## run A
## cordic
module cordic #(
    parameter WIDTH = 16,                
    parameter ITERATIONS = 12,           
    parameter MODE = 0                   
)(
    input wire clk,
    input wire rst_n,
    input wire start,                    
    input wire [WIDTH-1:0] x_in,         
    input wire [WIDTH-1:0] y_in,         
    input wire [WIDTH-1:0] z_in,         
    output reg done,                     
    output reg [WIDTH-1:0] x_out,        
    output reg [WIDTH-1:0] y_out,        
    output reg [WIDTH-1:0] z_out         
);
Size: about 1,300 cells after synthesis.
Settings: LEC_CHECK=0, ABC_AREA=1, CAP_MARGIN=40, CORE_MARGIN=2, CORE_UTILIZATION=72, CTS_CLUSTER_DIAMETER=372, CTS_CLUSTER_SIZE=10, SETUP_SLACK_MARGIN=1.09, SLEW_MARGIN=20; clock period 5.22 ns.
run.sh (not shown) runs the stock make flow with config.mk's settings and CLKGATE_MAP_FILE=.
Run A closes out successfully: all stages finished, all timing, DRC and antenna checks passed.
Setup changes, run A to run B
==> flow/config.mk <==
export PLATFORM = sky130hd
export DESIGN_NAME = cordic
export DESIGN_NICKNAME = cordic
export VERILOG_FILES = /design/flow/design.v
export SDC_FILE = /design/flow/constraint.sdc
export NUM_CORES = 4
export LEC_CHECK = 0
export ABC_AREA = 0
export CAP_MARGIN = 20
export CORE_MARGIN = 2
export CORE_UTILIZATION = 65
export PLACE_DENSITY_LB_ADDON = 0.06
export SLEW_MARGIN = 20
==> flow/constraint.sdc <==
create_clock -name core_clock -period 8.0 [get_ports {clk}]
set_input_delay 1.6000 -clock core_clock [delete_from_list [all_inputs] [get_ports {clk}]]
set_output_delay 1.6000 -clock core_clock [all_outputs]
set_load 0.01 [all_outputs]
==> results <==
Run B went all the way through synthesis, placement and routing and the layout is clean on timing, DRC and antenna.
Run A went all the way through synthesis, placement and routing and the layout is clean on timing, DRC and antenna.
Run B vs. run A: via count decreased by 2,069 relative to the old numbers, via count of the first global-routing pass decreased by 1,824 relative to the old numbers, final critical path time including I/O delays and setup increased by 1900 ps relative to the old numbers, utilization of the core after routing decreased by 10 points relative to the old numbers.
Run A ended up with sky130_fd_sc_hd__dfrtp_4 as its critical-path cell with the highest stage delay; run B ended up with sky130_fd_sc_hd__dfrtp_2.
For run C, these inputs were changed with respect to run B:
diff --git a/flow/config.mk b/flow/config.mk
--- a/flow/config.mk
+++ b/flow/config.mk
@@ -7,7 +7,8 @@
 export LEC_CHECK = 0
-export ABC_AREA = 0
 export CAP_MARGIN = 20
 export CORE_MARGIN = 2
-export CORE_UTILIZATION = 65
-export PLACE_DENSITY_LB_ADDON = 0.06
+export CORE_UTILIZATION = 72
+export CTS_CLUSTER_DIAMETER = 30
+export PLACE_DENSITY = 0.71
+export SETUP_SLACK_MARGIN = 0.61
 export SLEW_MARGIN = 20
==> flow/constraint.sdc <==
create_clock -name core_clock -period 4.68 [get_ports {clk}]
set_input_delay 0.9360 -clock core_clock [delete_from_list [all_inputs] [get_ports {clk}]]
set_output_delay 0.9360 -clock core_clock [all_outputs]
set_load 0.01 [all_outputs]
==> results <==
Reported for run C and run B, number of buffers between clock root and the deepest sink turned out identical to the last digit. Run C got as far as global routing, where a tool error ended the run. There was hardly any difference in depth of the CTS H-tree between run B and run C. Die size: run C is under run B. Measured against each other, run C and run B differ in final weighted congestion in routability-driven placement, the higher figure coming from run C.
What run D does differently from run C at the input level:
diff --git a/flow/config.mk b/flow/config.mk
--- a/flow/config.mk
+++ b/flow/config.mk
@@ -9,6 +9,5 @@
 export CORE_MARGIN = 2
-export CORE_UTILIZATION = 72
-export CTS_CLUSTER_DIAMETER = 30
-export PLACE_DENSITY = 0.71
-export SETUP_SLACK_MARGIN = 0.61
+export CORE_UTILIZATION = 70
+export CTS_CLUSTER_DIAMETER = 42
+export SETUP_SLACK_MARGIN = 1.39
 export SLEW_MARGIN = 20
==> flow/constraint.sdc <==
create_clock -name core_clock -period 5.42 [get_ports {clk}]
set_input_delay 1.0840 -clock core_clock [delete_from_list [all_inputs] [get_ports {clk}]]
set_output_delay 1.0840 -clock core_clock [all_outputs]
set_load 0.01 [all_outputs]
Run D | stages: all done | timing, DRC, antenna: all pass
Higher core area goes to run D over run C.
Going from run C to run D, number of buffers between clock root and the deepest sink level, placed cell area moved down.
Comparing run D against run C, there is no change at all in count of input and output buffers.
The higher placed wire-length estimate of run D and run C is in run C.
Diff run C..run D | boundary pin count | negligible
Looking at placement-stage worst setup slack across both flows, run D is the stronger of the two, with run C trailing.

## run 1
cordic again, from the RTL that the note above started with.
make LEC_CHECK=0 CAP_MARGIN=20 CELL_PAD_IN_SITES_DETAIL_PLACEMENT=0 CORE_ASPECT_RATIO=0.9 CORE_MARGIN=2 CORE_UTILIZATION=72 CTS_CLUSTER_DIAMETER=238 GPL_TIMING_DRIVEN=1 HOLD_SLACK_MARGIN=-0.09 MAX_ROUTING_LAYER=met4 PLACE_DENSITY=0.7 SLEW_MARGIN=20 TNS_END_PERCENT=40 finish   # period 4.6 ns
Layout checks on run 1: not met. Flow itself completed; violations: negative setup slack.
[inputs] run 2 vs run 1
==> flow/config.mk <==
export PLATFORM = sky130hd
export DESIGN_NAME = cordic
export DESIGN_NICKNAME = cordic
export VERILOG_FILES = /design/flow/design.v
export SDC_FILE = /design/flow/constraint.sdc
export NUM_CORES = 4
export LEC_CHECK = 0
export ABC_AREA = 1
export CAP_MARGIN = 20
export CORE_MARGIN = 2
export CORE_UTILIZATION = 72
export CTS_CLUSTER_DIAMETER = 372
export SLEW_MARGIN = 20
==> flow/constraint.sdc <==
create_clock -name core_clock -period 5.22 [get_ports {clk}]
set_input_delay 1.0440 -clock core_clock [delete_from_list [all_inputs] [get_ports {clk}]]
set_output_delay 1.0440 -clock core_clock [all_outputs]
set_load 0.01 [all_outputs]
## What came out
Run 2 went all the way through the flow, and no timing, DRC or antenna check failed.
Comparing run 2 and run 1, the lower placed cell count was measured on run 1.
Run 2 ended with less detailed route wirelength on metal2 than run 1.
The run showing the smaller cell area reported after detailed placement is run 2.
[compare] base=run 1 new=run 2: total routed wirelength lower; area fraction in compound gates lower; number of inserted filler cells in the final layout higher.
Cmp run 2 vs run 1: count of non-CTS buffers in the layout lower in run 2
Edits applied to the flow inputs when going from run 2 to run 3:
--- a/flow/config.mk
+++ b/flow/config.mk
@@ -6,8 +6,6 @@
 export NUM_CORES = 4
 export LEC_CHECK = 0
-export ABC_AREA = 1
 export CAP_MARGIN = 20
 export CORE_MARGIN = 2
-export CORE_UTILIZATION = 72
-export CTS_CLUSTER_DIAMETER = 372
+export CORE_UTILIZATION = 40
 export SLEW_MARGIN = 20
==> flow/constraint.sdc <==
create_clock -name core_clock -period 5.71 [get_ports {clk}]
set_input_delay 1.1420 -clock core_clock [delete_from_list [all_inputs] [get_ports {clk}]]
set_output_delay 1.1420 -clock core_clock [all_outputs]
set_load 0.01 [all_outputs]
==> results <==
Of the two values seen for launch point of the critical path, iteration[0] was produced by run 3 and iteration[2] by run 2. Area fraction in full adders, half adders and majority gates delta for run 3 relative to run 2: 0.46 points lower. The lower first-pass GRT wire length came out of run 3. On biggest fanout along the worst timing path: between run 2 and run 3, it ends up higher for run 3. Run 3 vs. run 2: routed wire length dropped about 7%; chip area from the yosys synthesis statistics now larger.
Relative to run 3, the following input files were edited for run 4:
--- a/flow/config.mk
+++ b/flow/config.mk
@@ -8,4 +8,5 @@
 export CAP_MARGIN = 20
 export CORE_MARGIN = 2
-export CORE_UTILIZATION = 40
+export CORE_UTILIZATION = 68
+export CTS_CLUSTER_SIZE = 32
 export SLEW_MARGIN = 20
==> flow/constraint.sdc <==
create_clock -name core_clock -period 5.03 [get_ports {clk}]
set_input_delay 1.0060 -clock core_clock [delete_from_list [all_inputs] [get_ports {clk}]]
set_output_delay 1.0060 -clock core_clock [all_outputs]
set_load 0.01 [all_outputs]
--- outcome ---
Run 4 | status: complete | timing, DRC, antenna: pass
Lower average vias per placed instance among run 4 and run 3: run 3
Sort run 4 and run 3 by utilization, descending, and run 4 comes first.
